==> run A <==
Design axis_matmul2x2, start of the top module:
module axis_matmul2x2(
    input                       clk             ,
    input                       rst             ,
    input                       s_axis_tvalid   ,
    input     [31 : 0]          s_axis_tdata    ,
    input                       s_axis_tlast    ,
    output                      s_axis_tready   ,
    output                      m_axis_tvalid   ,
    output    [31 : 0]          m_axis_tdata    ,
    output                      m_axis_tlast    ,
    input                       m_axis_tready   
);
    wire [3:0]  io_in_a_0;
    wire [3:0]  io_in_a_1;
    wire [3:0]  io_in_b_0;
    wire [3:0]  io_in_b_1;
    wire [15:0] io_out_c_0;
    wire [15:0] io_out_c_1;
    assign io_in_a_0 = s_axis_tdata[00+:4];
    assign io_in_a_1 = s_axis_tdata[08+:4];
    assign io_in_b_0 = s_axis_tdata[16+:4];
    assign io_in_b_1 = s_axis_tdata[24+:4];
    assign m_axis_tdata = {io_out_c_1,io_out_c_0};
    assign m_axis_tlast = m_axis_tvalid;
    top u_top(
        .clock        (clk              ),
        .reset        (rst              ),
        .io_in_valid  (s_axis_tvalid    ),
        .io_out_ready (s_axis_tready    ),
        .io_in_a_0    (io_in_a_0        ),
        .io_in_a_1    (io_in_a_1        ),
        .io_in_b_0    (io_in_b_0        ),
        .io_in_b_1    (io_in_b_1        ),
        .io_in_c_0    (16'b0            ),
        .io_in_c_1    (16'b0            ),
        .io_out_valid (m_axis_tvalid    ),
        .io_in_ready  (m_axis_tready    ),
        .io_out_c_0   (io_out_c_0       ),
        .io_out_c_1   (io_out_c_1       )
    );
endmodule
==> flow/config.mk <==
export PLATFORM = sky130hd
export DESIGN_NAME = axis_matmul2x2
export DESIGN_NICKNAME = axis_matmul2x2
export VERILOG_FILES = /design/flow/design.v
export SDC_FILE = /design/flow/constraint.sdc
export NUM_CORES = 4
export LEC_CHECK = 0
export CAP_MARGIN = 5
export CELL_PAD_IN_SITES_DETAIL_PLACEMENT = 2
export CELL_PAD_IN_SITES_GLOBAL_PLACEMENT = 1
export CORE_MARGIN = 2
export CORE_UTILIZATION = 27
export CTS_CLUSTER_DIAMETER = 307
export GPL_ROUTABILITY_DRIVEN = 1
export HOLD_SLACK_MARGIN = 0.25
export MAX_ROUTING_LAYER = met4
export MIN_ROUTING_LAYER = met2
export PLACE_DENSITY_LB_ADDON = 0.24
export SLEW_MARGIN = 0
export TNS_END_PERCENT = 95
==> flow/constraint.sdc <==
create_clock -name core_clock -period 10.7 [get_ports {clk}]
set_input_delay 2.1400 -clock core_clock [delete_from_list [all_inputs] [get_ports {clk}]]
set_output_delay 2.1400 -clock core_clock [all_outputs]
set_load 0.01 [all_outputs]
run.sh (not shown) runs the stock make flow with config.mk's settings and CLKGATE_MAP_FILE=.
==> run P: changes against run A <==
==> flow/config.mk (replaced) <==
export PLATFORM = sky130hd
export DESIGN_NAME = axis_matmul2x2
export DESIGN_NICKNAME = axis_matmul2x2
export VERILOG_FILES = /design/flow/design.v
export SDC_FILE = /design/flow/constraint.sdc
export NUM_CORES = 4
export LEC_CHECK = 0
export CAP_MARGIN = 20
export CELL_PAD_IN_SITES_GLOBAL_PLACEMENT = 1
export CORE_MARGIN = 2
export CORE_UTILIZATION = 47
export PLACE_DENSITY = 0.87
export SLEW_MARGIN = 20
export TNS_END_PERCENT = 85
==> flow/constraint.sdc (replaced) <==
create_clock -name core_clock -period 7.83 [get_ports {clk}]
set_input_delay 1.5660 -clock core_clock [delete_from_list [all_inputs] [get_ports {clk}]]
set_output_delay 1.5660 -clock core_clock [all_outputs]
set_load 0.01 [all_outputs]
==> run D: changes against run A <==
==> flow/config.mk (replaced) <==
export PLATFORM = sky130hd
export DESIGN_NAME = axis_matmul2x2
export DESIGN_NICKNAME = axis_matmul2x2
export VERILOG_FILES = /design/flow/design.v
export SDC_FILE = /design/flow/constraint.sdc
export NUM_CORES = 4
export LEC_CHECK = 0
export CAP_MARGIN = 30
export CELL_PAD_IN_SITES_GLOBAL_PLACEMENT = 0
export CORE_MARGIN = 2
export CORE_UTILIZATION = 27
export CTS_CLUSTER_DIAMETER = 340
export GPL_ROUTABILITY_DRIVEN = 1
export MAX_ROUTING_LAYER = met4
export MIN_ROUTING_LAYER = met2
export PLACE_DENSITY = 0.64
export SLEW_MARGIN = 30
export TNS_END_PERCENT = 90
==> flow/constraint.sdc (replaced) <==
create_clock -name core_clock -period 5.07 [get_ports {clk}]
set_input_delay 1.0140 -clock core_clock [delete_from_list [all_inputs] [get_ports {clk}]]
set_output_delay 1.0140 -clock core_clock [all_outputs]
set_load 0.01 [all_outputs]
==> comparison table <==
	run D	run A	run P
Outcome	failed layout checks	finished clean	finished clean
Violated checks	negative setup slack	-	-
First-pass GRT wire length	47.4 mm	56.7 mm	43.7 mm
Leak pwr	0.00627 µW	0.00619 µW	0.00610 µW
Core Area	51200 µm²	51200 µm²	29500 µm²
Time the final worst path needs with I/O delays and setup	6460 ps	7200 ps	7180 ps
Combinational power	1370 µW	624 µW	805 µW
Util after Layout	32.9%	31.9%	53.6%
Worst slew pin tran	805 ps	1310 ps	1120 ps
Peak supply drop	0.252 mV	0.0909 mV	0.174 mV
Worst setup timing slack at the placement stage	-1330 ps	3480 ps	712 ps
Sw Share	30.1%	30.5%	28.6%
Final hold slack	466 ps	467 ps	458 ps
Internal power contribution	4440 µW	2160 µW	2810 µW
Drt pass-1 iters	37	5	8
Met1 wire length	0 µm	0 µm	12.4 mm
Busiest layer in global routing	met3	met3	met2

---

==> branch onyx <==
axis_matmul2x2 again, from the RTL that the note above started with.
## axis_matmul2x2
module axis_matmul2x2(
    input                       clk             ,
    input                       rst             ,
    input                       s_axis_tvalid   ,
    input     [31 : 0]          s_axis_tdata    ,
    input                       s_axis_tlast    ,
    output                      s_axis_tready   ,
    output                      m_axis_tvalid   ,
    output    [31 : 0]          m_axis_tdata    ,
    output                      m_axis_tlast    ,
    input                       m_axis_tready   
);
Settings: LEC_CHECK=0, CAP_MARGIN=5, CELL_PAD_IN_SITES_DETAIL_PLACEMENT=0, CELL_PAD_IN_SITES_GLOBAL_PLACEMENT=1, CORE_MARGIN=9, CORE_UTILIZATION=27, CTS_CLUSTER_DIAMETER=307, GPL_ROUTABILITY_DRIVEN=1, MAX_ROUTING_LAYER=met5, MIN_ROUTING_LAYER=met1, PLACE_DENSITY_LB_ADDON=0.24, SETUP_SLACK_MARGIN=1.18, SLEW_MARGIN=0, TNS_END_PERCENT=95; clock period 10.7 ns.
==> branch raven (differences from branch onyx) <==
Settings changed: CAP_MARGIN 5 to 20, CELL_PAD_IN_SITES_DETAIL_PLACEMENT 0 to not set, CELL_PAD_IN_SITES_GLOBAL_PLACEMENT 1 to not set, CORE_MARGIN 9 to 2, CORE_UTILIZATION 27 to 40, CTS_CLUSTER_DIAMETER 307 to not set, GPL_ROUTABILITY_DRIVEN 1 to not set, MAX_ROUTING_LAYER met5 to not set, MIN_ROUTING_LAYER met1 to not set, PLACE_DENSITY_LB_ADDON 0.24 to not set, SETUP_SLACK_MARGIN 1.18 to not set, SLEW_MARGIN 0 to 20, TNS_END_PERCENT 95 to not set.
==> flow/constraint.sdc (replaced) <==
create_clock -name core_clock -period 7.5 [get_ports {clk}]
set_input_delay 1.5000 -clock core_clock [delete_from_list [all_inputs] [get_ports {clk}]]
set_output_delay 1.5000 -clock core_clock [all_outputs]
set_load 0.01 [all_outputs]
==> branch harbor (differences from branch onyx) <==
Settings changed: ABC_AREA set to 1, CAP_MARGIN 5 to 20, CELL_PAD_IN_SITES_DETAIL_PLACEMENT 0 to not set, CELL_PAD_IN_SITES_GLOBAL_PLACEMENT 1 to not set, CORE_MARGIN 9 to 2, CORE_UTILIZATION 27 to 72, CTS_CLUSTER_DIAMETER 307 to not set, GPL_ROUTABILITY_DRIVEN 1 to not set, MAX_ROUTING_LAYER met5 to not set, MIN_ROUTING_LAYER met1 to not set, PLACE_DENSITY set to 0.79, PLACE_DENSITY_LB_ADDON 0.24 to not set, SETUP_SLACK_MARGIN 1.18 to not set, SLEW_MARGIN 0 to 20, TNS_END_PERCENT 95 to not set.
==> flow/constraint.sdc (replaced) <==
create_clock -name core_clock -period 6.5 [get_ports {clk}]
set_input_delay 1.3000 -clock core_clock [delete_from_list [all_inputs] [get_ports {clk}]]
set_output_delay 1.3000 -clock core_clock [all_outputs]
set_load 0.01 [all_outputs]
==> flow_summary.toml <==
# implementation run metrics
[status]
outcome = "finished clean"

[timing]
setup_violations = 0

[final_layout]
nNonClkInverters = 122
register_area_mm2 = 0.00577

[die]
num_tap_cells = 455

[run]
warning_count = 52
the above is filed under branch raven

==> flow_summary.toml <==
# implementation run metrics
[final_layout]
nNonClkInverters = 268
register_area_mm2 = 0.00577

[timing]
setup_slack_ns = -0.0178
setup_violations = 1

[status]
violations = "setup timing"
outcome = "finished with violations"

[die]
num_tap_cells = 234

[run]
warning_count = 51
the above is filed under branch harbor

==> flow_summary.toml <==
# implementation run metrics
[final_layout]
register_area_mm2 = 0.00577
nNonClkInverters = 122

[global_routing]
grt_antenna_before_repair = 0

[die]
num_tap_cells = 672
ioPinCount = 72

[status]
outcome = "finished clean"

[run]
warning_count = 50

[timing]
setup_violations = 0
the above is filed under branch onyx


---

==> fjord <==
Starting RTL as in the previous note.
==> flow/config.mk <==
export PLATFORM = sky130hd
export DESIGN_NAME = axis_matmul2x2
export DESIGN_NICKNAME = axis_matmul2x2
export VERILOG_FILES = /design/flow/design.v
export SDC_FILE = /design/flow/constraint.sdc
export NUM_CORES = 4
export LEC_CHECK = 0
export ABC_AREA = 1
export CAP_MARGIN = 20
export CORE_ASPECT_RATIO = 1.29
export CORE_MARGIN = 7
export CORE_UTILIZATION = 52
export CTS_CLUSTER_DIAMETER = 57
export CTS_CLUSTER_SIZE = 35
export HOLD_SLACK_MARGIN = 0.07
export SLEW_MARGIN = 10
==> flow/constraint.sdc <==
create_clock -name core_clock -period 6.48 [get_ports {clk}]
set_input_delay 1.2960 -clock core_clock [delete_from_list [all_inputs] [get_ports {clk}]]
set_output_delay 1.2960 -clock core_clock [all_outputs]
set_load 0.01 [all_outputs]
==> inputs of garnet, as changes to fjord <==
==> flow/config.mk (replaced) <==
export PLATFORM = sky130hd
export DESIGN_NAME = axis_matmul2x2
export DESIGN_NICKNAME = axis_matmul2x2
export VERILOG_FILES = /design/flow/design.v
export SDC_FILE = /design/flow/constraint.sdc
export NUM_CORES = 4
export LEC_CHECK = 0
export ABC_AREA = 1
export CAP_MARGIN = 20
export CORE_MARGIN = 2
export CORE_UTILIZATION = 72
export CTS_CLUSTER_SIZE = 49
export HOLD_SLACK_MARGIN = 0.29
export PLACE_DENSITY = 0.79
export SLEW_MARGIN = 20
==> flow/constraint.sdc (replaced) <==
create_clock -name core_clock -period 4.82 [get_ports {clk}]
set_input_delay 0.9640 -clock core_clock [delete_from_list [all_inputs] [get_ports {clk}]]
set_output_delay 0.9640 -clock core_clock [all_outputs]
set_load 0.01 [all_outputs]
==> inputs of quartz, as changes to fjord <==
==> flow/config.mk (replaced) <==
export PLATFORM = sky130hd
export DESIGN_NAME = axis_matmul2x2
export DESIGN_NICKNAME = axis_matmul2x2
export VERILOG_FILES = /design/flow/design.v
export SDC_FILE = /design/flow/constraint.sdc
export NUM_CORES = 4
export LEC_CHECK = 0
export CAP_MARGIN = 20
export CORE_MARGIN = 2
export CORE_UTILIZATION = 64
export SETUP_SLACK_MARGIN = 1.48
export SLEW_MARGIN = 20
==> flow/constraint.sdc (replaced) <==
create_clock -name core_clock -period 5.51 [get_ports {clk}]
set_input_delay 1.1020 -clock core_clock [delete_from_list [all_inputs] [get_ports {clk}]]
set_output_delay 1.1020 -clock core_clock [all_outputs]
set_load 0.01 [all_outputs]
==> comparison <==
Against garnet, the sequential share of layout area of quartz is lower by 0.68 points.
Total power: fjord < quartz < garnet.
Global-route usage: fjord < quartz < garnet.
quartz completed and failed the layout checks on setup timing. garnet completed, yet does not pass: setup timing. fjord passed the timing, design-rule and antenna checks.
The lowest cell count belongs to quartz, the highest to fjord.
In quartz the area after synthesis is higher than in fjord, by about 2.4%.
In quartz the design area is higher than in fjord, by 3.4%.
Routed wire length, highest first: garnet, fjord, quartz.
Of quartz and garnet, garnet has the higher critical path depth (gap 2).
The lowest via count belongs to quartz, the highest to garnet.
==> figures <==
	garnet	fjord	quartz
Status	finished with violations	timing/DRC/antenna clean	finished with violations
Reasons for failing layout checks	setup timing	-	setup timing
Proportion of cell area occupied by registers	36.55%	37.04%	35.87%
Power after layout	0.006056 W	0.004211 W	0.005663 W
Clock-pin slew on the worst setup and hold paths	0.06 ns	0.08 ns	0.06 ns
Portion of the layout cell area used by non-clock buffers	5.146%	4.446%	4.385%
Horiz. Die Dim	141.6 µm	156.6 µm	151.7 µm
Cell count listed in synth_stat.txt	1,649	1,649	1,448
Gpl congestion	0.8586	0.7974	0.8225
Origin of the critical flop-to-flop path	u_top.sa.sa_1_0.mac.mul.pp_generator.pp_0[2]	u_top.sa.sa_1_1.mac.mul.pp_generator.pp_0[2]	u_top.sa.sa_1_1.mac.mul.pp_generator.pp_0[2]
Via count of the first global-routing pass	10,420	9,744	8,975
Number of signal-net inverters in the final layout	268	268	122
Multiplexer area fraction after synthesis	0.07342%	0.07342%	12.21%
Simple share	17.37%	17.37%	15.29%
Vias per std cell	5.396	4.905	5.249
Final count of negative-setup-slack endpoints	22	0	14
Part of the power in registers	44.5%	47.3%	44.2%
Total met2 wirelength after detailed routing	13,850 µm	13,080 µm	12,260 µm
Transition at the pin with the smallest max-transition slack	1.049 ns	1.084 ns	1.104 ns
Cell-internal power	0.004412 W	0.002998 W	0.004019 W
Worst Setup Slack post-DPL	-1.533 ns	-0.2890 ns	-0.8964 ns

---

==> branch juniper: inputs <==
axis_matmul2x2 again, from the RTL that the note above started with.
Settings: LEC_CHECK=0, ABC_AREA=1, CAP_MARGIN=0, CORE_MARGIN=2, CORE_UTILIZATION=72, CTS_CLUSTER_DIAMETER=99, PLACE_DENSITY=0.37, SETUP_SLACK_MARGIN=-0.34, SLEW_MARGIN=20; clock period 4.66 ns.
==> branch lagoon (differences from branch juniper) <==
- ABC_AREA: 1 -> unset
- CAP_MARGIN: 0 -> 20
- CORE_UTILIZATION: 72 -> 40
- CTS_CLUSTER_DIAMETER: 99 -> unset
- PLACE_DENSITY: 0.37 -> unset
- SETUP_SLACK_MARGIN: -0.34 -> unset
==> flow/constraint.sdc (replaced) <==
create_clock -name core_clock -period 7.65 [get_ports {clk}]
set_input_delay 1.5300 -clock core_clock [delete_from_list [all_inputs] [get_ports {clk}]]
set_output_delay 1.5300 -clock core_clock [all_outputs]
set_load 0.01 [all_outputs]
==> branch pepper (differences from branch juniper) <==
- ABC_AREA: 1 -> unset
- CAP_MARGIN: 0 -> 20
- CORE_UTILIZATION: 72 -> 68
- CTS_CLUSTER_DIAMETER: 99 -> unset
- PLACE_DENSITY: 0.37 -> unset
- SETUP_SLACK_MARGIN: -0.34 -> unset
==> flow/constraint.sdc (replaced) <==
create_clock -name core_clock -period 5.81 [get_ports {clk}]
set_input_delay 1.1620 -clock core_clock [delete_from_list [all_inputs] [get_ports {clk}]]
set_output_delay 1.1620 -clock core_clock [all_outputs]
set_load 0.01 [all_outputs]
==> comparison table <==
FP Rows: branch juniper 50; branch lagoon 68; branch pepper 52
Inverter count of the layout excluding clock inverters: branch juniper 268; branch lagoon 122; branch pepper 122
Sum of met2 wire segment lengths after detailed routing: branch juniper 15.05 mm; branch lagoon 11.15 mm; branch pepper 13.19 mm
Resized Gates After CTS: branch juniper 23; branch lagoon 0; branch pepper 18
Status: branch juniper failed layout checks; branch lagoon timing/DRC/antenna clean; branch pepper failed layout checks
Reasons for failing layout checks: branch juniper setup timing; branch lagoon -; branch pepper setup timing
Delay of the slowest cell on the worst path: branch juniper 0.57 ns; branch lagoon 0.57 ns; branch pepper 0.54 ns
Library cell appearing most often on the critical path: branch juniper fa_2; branch lagoon fa_1; branch pepper fa_2
Placed cells: branch juniper 1917; branch lagoon 1903; branch pepper 1725
Post-layout worst setup margin: branch juniper -1.763 ns; branch lagoon 0.4441 ns; branch pepper -0.6316 ns
Sequential share of the synthesized area: branch juniper 42.29%; branch lagoon 41.29%; branch pepper 41.29%
Clock Skew: branch juniper 0.01214 ns; branch lagoon 0.01115 ns; branch pepper 0.008687 ns
Sequential share of cell area: branch juniper 36.14%; branch lagoon 36.13%; branch pepper 35.99%
Final non-filler cell area: branch juniper 0.01599 mm2; branch lagoon 0.01596 mm2; branch pepper 0.01606 mm2
Clock buffer count: branch juniper 43; branch lagoon 43; branch pepper 47
Critical Path Fanout Max: branch juniper 2; branch lagoon 10; branch pepper 1
Xor and xnor area share after synthesis: branch juniper 2.294%; branch lagoon 4.463%; branch pepper 4.463%
Yosys synthesis chip area: branch juniper 0.01363 mm2; branch lagoon 0.01396 mm2; branch pepper 0.01396 mm2
Clk cell area share: branch juniper 6.822%; branch lagoon 6.404%; branch pepper 5.982%
Number of unique standard cell types used by synthesis: branch juniper 51; branch lagoon 60; branch pepper 60
FF/Latch Area: branch juniper 0.005779 mm2; branch lagoon 0.005767 mm2; branch pepper 0.005782 mm2
Num tapcells: branch juniper 234; branch lagoon 455; branch pepper 270
Maximum vdd ir drop: branch juniper 376.0 uV; branch lagoon 178.2 uV; branch pepper 275.2 uV
Ys cells: branch juniper 1649; branch lagoon 1448; branch pepper 1448
Avg WL per Cell: branch juniper 15.41 um; branch lagoon 13.01 um; branch pepper 14.81 um
Startpoint of the worst hold path: branch juniper u_top.outBuffer.data_queue_0.mem_0[0]$_SDFFE_PP0P_; branch lagoon u_top.inBuffer_h.delay_count_1$_DFF_P_; branch pepper u_top.inBuffer_h.delay_count_1$_DFF_P_
No activity file was given, so power comes from the tool's default toggle rates.
